==> onyx: inputs <==
Design gioco, start of the top module:
module gioco(
	i_ani_stb,														 
	i_clk,															 
	i_rst,															 
	i_animate,														 
	i_dx, 															 
	i_sx,																 
	i_start,															 
	o_x1_pal, o_x2_pal,											 
	o_y1_pal, o_y2_pal,
	o_x1_nav, o_x2_nav,											 
	o_y1_nav, o_y2_nav,
	bri1,bri2,bri3,bri4,bri5,bri6,bri7,bri8,bri9,bri10, 
	ok, ko,															 
	ff_life															 
);
input i_ani_stb, i_clk, i_rst, i_animate, i_dx, i_sx, i_start;
output [9:0] o_x1_pal, o_x2_pal, o_y1_pal, o_y2_pal, o_x1_nav, o_x2_nav, o_y1_nav, o_y2_nav;
output reg bri1,bri2,bri3,bri4,bri5,bri6,bri7,bri8,bri9,bri10;
output reg ok,ko;												
output [1:0] ff_life;
wire ff_bri1, ff_bri2, ff_bri3, ff_bri4,ff_bri5, ff_bri6, ff_bri7, ff_bri8,ff_bri9, ff_bri10;
wire [9:0] ff_x_nav,ff_y_nav,ff_x_pal,ff_y_pal;	
wire ff_x_dirpal,ff_y_dirpal;							
wire [3:0] ff_brick;
wire [1:0] ff_red1,ff_red2,ff_red3,ff_red4;
wire [1:0] ff_blue5,ff_blue6,ff_blue7;
parameter H_SIZE_BRI = 10'd 32;					 
parameter L_SIZE_BRI = 10'd 10; 					 
parameter H_SIZE_NAV = 10'd 32; 					 
parameter L_SIZE_NAV = 10'd 3;  					 
parameter IX_NAV = 10'd 320;						 
parameter IY_NAV = 10'd 470;						 
parameter D_WIDTH = 10'd 640; 				 	 
parameter D_HEIGHT = 10'd 480;					 
parameter H_SIZE_PAL = 10'd 2;					 
parameter IX_PAL = 10'd 320;						 
parameter IY_PAL = 10'd 460;						 
parameter VITE = 2'd 3;								 
parameter BLOCCHI = 4'd 10;						 
parameter ROSSO = 2'd 3;							 
parameter BLU = 2'd 2;								 
parameter wait1=4'b 0000;							 
parameter s0=4'b 0001;
parameter val=4'b 0010;
parameter win=4'b 0100;
parameter go=4'b 1000;
reg [3:0] snext,sreg;								
reg[9:0] x_nav;										 
reg[9:0] y_nav;										 
reg[9:0] x_pal;										 
reg[9:0] y_pal;										 
reg x_dir_pal;											 
reg y_dir_pal;											 
reg [1:0] life;										
  ...
clock: 17.7 ns
lec_check: 0
abc_area: 1
cap_margin: 20
core_margin: 2
core_utilization: 72
cts_cluster_diameter: 177
cts_cluster_size: 97
setup_slack_margin: -1.5
slew_margin: 20
tns_end_percent: 20
run.sh (not shown) runs the stock make flow with config.mk's settings and CLKGATE_MAP_FILE=.
==> garnet: changes against onyx <==
- ABC_AREA: 1 -> not set
- CTS_CLUSTER_DIAMETER: 177 -> 228
- CTS_CLUSTER_SIZE: 97 -> 36
- SETUP_SLACK_MARGIN: -1.5 -> 0.96
- TNS_END_PERCENT: 20 -> not set
==> flow/constraint.sdc (replaced) <==
create_clock -name core_clock -period 16.2 [get_ports {i_clk}]
set_input_delay 3.2400 -clock core_clock [delete_from_list [all_inputs] [get_ports {i_clk}]]
set_output_delay 3.2400 -clock core_clock [all_outputs]
set_load 0.01 [all_outputs]
==> out/qor.yml <==
status: "stopped before the end"
stop_stage: "5_1_grt"
toolErrorMsg: "[ERROR GRT-0232] Routing congestion too high. Check the congestion heatmap in the GUI."
pre_cts_ws_ns: -0.6818
ys_sh_mux: 0.02522
The numbers above come from garnet.

==> out/qor.yml <==
status: "failed layout checks"
violations: "setup timing"
setup_viol: 2
final.setup.worst_slack_ns: -0.4168
fin_util: 0.8338
ys_sh_mux: 0
max-cap-violations: 0
pre_cts_ws_ns: -0.4913
The numbers above come from onyx.


---

==> 03-03 <==
gioco again, from the RTL that the note above started with.
Settings: LEC_CHECK=0, ABC_AREA=1, CAP_MARGIN=35, CORE_MARGIN=2, CORE_UTILIZATION=71, CTS_CLUSTER_DIAMETER=223, CTS_CLUSTER_SIZE=21, MIN_ROUTING_LAYER=met1, PLACE_DENSITY_LB_ADDON=0.3, SLEW_MARGIN=20; clock period 17.3 ns.
==> 12-14: changes against 03-03 <==
Settings changed: ABC_AREA 1 to not set, CORE_UTILIZATION 71 to 50, CTS_CLUSTER_DIAMETER 223 to not set, PLACE_DENSITY_LB_ADDON 0.3 to 0.1.
==> flow/constraint.sdc (replaced) <==
create_clock -name core_clock -period 15.2 [get_ports {i_clk}]
set_input_delay 3.0400 -clock core_clock [delete_from_list [all_inputs] [get_ports {i_clk}]]
set_output_delay 3.0400 -clock core_clock [all_outputs]
set_load 0.01 [all_outputs]
==> 09-13: changes against 03-03 <==
Settings changed: ABC_AREA 1 to not set, CORE_UTILIZATION 71 to 67, CTS_CLUSTER_DIAMETER 223 to 48, PLACE_DENSITY set to 0.6, PLACE_DENSITY_LB_ADDON 0.3 to not set, TNS_END_PERCENT set to 5.
==> flow/constraint.sdc (replaced) <==
create_clock -name core_clock -period 16.2 [get_ports {i_clk}]
set_input_delay 3.2400 -clock core_clock [delete_from_list [all_inputs] [get_ports {i_clk}]]
set_output_delay 3.2400 -clock core_clock [all_outputs]
set_load 0.01 [all_outputs]
==> results <==
09-13 ran to the end with violations: setup timing. 03-03 never finished: it broke off in 5_1_grt. 12-14 ran to the end with violations: setup timing.
Between 12-14 and 09-13, the lower combinational power is in 09-13 (gap 12%, measured against 09-13).
Flip-flop count is the same in 12-14 and 09-13.
Of 09-13 and 12-14, 12-14 has the higher maximum frequency (gap about 0.4%, measured against 12-14).
Against 09-13, the non-clock buffer count of 12-14 is higher by 149.
In 09-13 the die area is smaller than in 12-14, by 25%.
In 09-13 the power is smaller than in 12-14, by about 8%.
Of 12-14 and 09-13, 09-13 has the higher sequential share of layout area (gap 0.52 points).
Synthesized cell count: 12-14 is smaller than 03-03 (23%).
In 09-13 the sequential power is lower than in 12-14, by about 5%.
Power figures rest on the tool's default switching activity, not on a simulated workload.
